Design SingleCycle_Top, start of the top module:
module SingleCycle_Top
(
	input				CLK	,
	input				RST	,
	output [9:0]	IMEM_ADDR	,
	input	 [15:0]	IMEM_RDATA	,
	output [9:0]	DMEM_ADDR	,
	output [15:0]	DMEM_WDATA	,
	output			DMEM_WE		,
	input	 [15:0]	DMEM_RDATA
);
	wire [15:0] sel_pc_out;
	wire [15:0] pc_out;
	wire [15:0] im_out;
	wire [15:0] alu_in;
	wire [15:0] rd1;
	wire [15:0] rd2;
	wire [15:0] alu_imm_out;
	wire [15:0] alu_out;
	wire [15:0] alu_bypass_out;
	wire [15:0] aux_out;
	wire [15:0] mem_out;
	wire [15:0] mem_bypass_out;
	wire [15:0] store_pc_out;
	wire [15:0] sum_imm_out;
	wire               comp;
	wire               sel_pc;    
	wire               sum_imm;   
	wire               store_pc;  
	wire               reg_we;    
	wire               alu_imm;   
	typedefs::alu_opcode_t alu_ctrl;  
	wire               alu_bypass;
	wire					 alu_feedback_in;
	wire               mem_we;    
	wire               mem_bypass;
	Controller control_block(
		.clk(CLK), 
		.op(typedefs::opcode_t'(im_out[15:10])), 
		.comp(comp), 
		.sel_PC(sel_pc), 
		.sum_imm(sum_imm), 
		.store_pc(store_pc), 
		.reg_we(reg_we), 
		.alu_imm(alu_imm), 
		.alu_ctrl(alu_ctrl), 
		.alu_bypass(alu_bypass),
		.alu_feedback_in(alu_feedback_in),
		.mem_we(mem_we), 
		.mem_bypass(mem_bypass)
	);
	Mux2x1 feedback_mux(
		.a(rd1), 
		.b(aux_out), 
		.sel(alu_feedback_in), 
		.out(alu_in)
	);
	Mux2x1 pc_mux(
		.a(pc_out + sum_imm_out), 
		.b(aux_out), 
		.sel(sel_pc), 
		.out(sel_pc_out)
	);
	Mux2x1 sum_imm_mux(
		.a(16'h1), 
		.b(aux_out), 
		.sel(sum_imm), 
		.out(sum_imm_out)
	);
	Reg pc(
		.in(sel_pc_out), 
		.clk(CLK),
		.rst(RST), 
		.out(pc_out)
	);
	assign IMEM_ADDR = pc_out[9:0];
	assign im_out    = IMEM_RDATA;
	RegFile reg_file(
		.a1(im_out[9:5]), 
		.a2(im_out[4:0]), 
  ...
==> flow/config.mk <==
export PLATFORM = sky130hd
export DESIGN_NAME = SingleCycle_Top
export DESIGN_NICKNAME = SingleCycle_Top
export VERILOG_FILES = /design/flow/design.v
export SDC_FILE = /design/flow/constraint.sdc
export NUM_CORES = 4
export LEC_CHECK = 0
export ABC_AREA = 0
export CAP_MARGIN = 10
export CORE_ASPECT_RATIO = 1.73
export CORE_MARGIN = 2
export CORE_UTILIZATION = 72
export CTS_CLUSTER_DIAMETER = 372
export CTS_CLUSTER_SIZE = 35
export HOLD_SLACK_MARGIN = 0.04
export MAX_ROUTING_LAYER = met4
export PLACE_DENSITY = 0.68
export SETUP_SLACK_MARGIN = 2.98
export SLEW_MARGIN = 20
export TNS_END_PERCENT = 5
==> flow/constraint.sdc <==
create_clock -name core_clock -period 11.6 [get_ports {CLK}]
set_input_delay 2.3200 -clock core_clock [delete_from_list [all_inputs] [get_ports {CLK}]]
set_output_delay 2.3200 -clock core_clock [all_outputs]
set_load 0.01 [all_outputs]
run.sh (not shown) runs the stock make flow with config.mk's settings and CLKGATE_MAP_FILE=.
The starting point never finished: it broke off in 5_1_grt.
Edit:
ABC_AREA = unset   (was 0)
CAP_MARGIN = 20   (was 10)
CORE_ASPECT_RATIO = unset   (was 1.73)
CORE_UTILIZATION = 60   (was 72)
CTS_CLUSTER_DIAMETER = 27   (was 372)
CTS_CLUSTER_SIZE = unset   (was 35)
HOLD_SLACK_MARGIN = unset   (was 0.04)
PLACE_DENSITY = unset   (was 0.68)
SETUP_SLACK_MARGIN = 2.24   (was 2.98)
TNS_END_PERCENT = unset   (was 5)
clock period = 8.14 ns   (was 11.6 ns; I/O delays follow)
After rerunning:
- The new run never finished: it broke off in 5_1_grt (GRT-0116)
- die area goes up by 19%
- synthesized cell count stays the same
- synthesized area does not change
Edit:
ABC_AREA = 1   (was unset)
CORE_UTILIZATION = 72   (was 60)
CTS_CLUSTER_DIAMETER = 375   (was 27)
CTS_CLUSTER_SIZE = 94   (was unset)
HOLD_SLACK_MARGIN = 0.3   (was unset)
MAX_ROUTING_LAYER = unset   (was met4)
PLACE_DENSITY = 0.36   (was unset)
SETUP_SLACK_MARGIN = unset   (was 2.24)
TNS_END_PERCENT = 10   (was unset)
clock period = 2.71 ns   (was 8.14 ns; I/O delays follow)
Now the flow stopped in 4_1_cts.
Die area came out lower by 17%.
Synthesized cell count grows by 17%.
Area after synthesis drops by 1.2%.
Edit:
ABC_AREA = unset   (was 1)
CORE_UTILIZATION = 61   (was 72)
CTS_CLUSTER_DIAMETER = 209   (was 375)
CTS_CLUSTER_SIZE = unset   (was 94)
HOLD_SLACK_MARGIN = unset   (was 0.3)
PLACE_DENSITY = unset   (was 0.36)
SETUP_SLACK_MARGIN = 2.88   (was unset)
TNS_END_PERCENT = unset   (was 10)
clock period = 10.6 ns   (was 2.71 ns; I/O delays follow)
Now the flow failed in 5_1_grt on GRT-0232.
Die area went up by about 20%.
Area after synthesis went up by 1.2%.
Synthesized cell count went down by about 15%.

========
== try-sierra ==
Starting RTL as in the previous note.
Design SingleCycle_Top, start of the top module:
module SingleCycle_Top
(
	input				CLK	,
	input				RST	,
	output [9:0]	IMEM_ADDR	,
	input	 [15:0]	IMEM_RDATA	,
	output [9:0]	DMEM_ADDR	,
	output [15:0]	DMEM_WDATA	,
	output			DMEM_WE		,
	input	 [15:0]	DMEM_RDATA
);
clock: 16.0 ns
lec_check: 0
abc_area: 1
cap_margin: 25
cell_pad_in_sites_global_placement: 2
core_aspect_ratio: 1.42
core_margin: 8
core_utilization: 24
cts_cluster_diameter: 88
cts_cluster_size: 77
gpl_routability_driven: 0
max_routing_layer: met4
place_density_lb_addon: 0.17
slew_margin: 25
try-sierra | stages: all done | timing, DRC, antenna: all pass
[inputs] try-fjord vs try-sierra
- putting MIN_ROUTING_LAYER at met2 where nothing was set
- putting SETUP_SLACK_MARGIN at 0.19 where nothing was set
- clearing CTS_CLUSTER_DIAMETER, which used to be 88
- swapping 24 for 40 in CORE_UTILIZATION
- putting HOLD_SLACK_MARGIN at 0.29 where nothing was set
- clearing MAX_ROUTING_LAYER, which used to be met4
- clearing PLACE_DENSITY_LB_ADDON, which used to be 0.17
- clearing CORE_ASPECT_RATIO, which used to be 1.42
- swapping 8 for 2 in CORE_MARGIN
- swapping 25 for 35 in CAP_MARGIN
- swapping 25 for 20 in SLEW_MARGIN
- clearing CTS_CLUSTER_SIZE, which used to be 77
- clearing CELL_PAD_IN_SITES_GLOBAL_PLACEMENT, which used to be 2
--- outcome ---
try-fjord did not finish: a tool error stopped it during 5_1_grt.
There was hardly any difference in sink count of the clock tree between try-sierra and try-fjord.
Number of ports placed on the die boundary: try-sierra vs try-fjord identical
try-sierra -> try-fjord: yosys-reported design area after synthesis delta 0, exact match
On try-fjord: half-perimeter wire length after placement is about 30% lower than what try-sierra gave.
try-sierra -> try-fjord: number of clock buffers inserted by TritonCTS increased by more than half
Taking try-fjord as 1.0, try-sierra lands at 1.6 on row count.
~same count of buffers added by post-CTS timing repair for setup in try-sierra and try-fjord
NOTE area of the die try-sierra->try-fjord decreased by more than a quarter
try-sierra -> try-fjord: number of different library cells in the post-synthesis netlist delta 0, exact match
Inputs modified between try-fjord and try-harbor:
- SETUP_SLACK_MARGIN removed (was 0.19)
- ABC_AREA removed (was 1)
- CAP_MARGIN changed from 35 to 20
- GPL_ROUTABILITY_DRIVEN removed (was 0)
- MIN_ROUTING_LAYER removed (was met2)
- HOLD_SLACK_MARGIN removed (was 0.29)
- the clock period (ns, I/O delays scaled along) changed from 16.0 to 15.6
try-harbor was carried through to the last stage, and its layout satisfied the timing, design-rule and antenna checks.
| die area | lower: try-fjord |
Sort try-fjord and try-harbor by post-synthesis simple-gate area fraction, descending, and try-fjord comes first.
Row horizontal die dimension: try-harbor higher / try-fjord lower
try-harbor ends up with higher number of distinct standard cells referenced by the synthesized netlist than try-fjord does.
try-fjord and try-harbor ended up with nearly the same area fraction in xor and xnor cells.
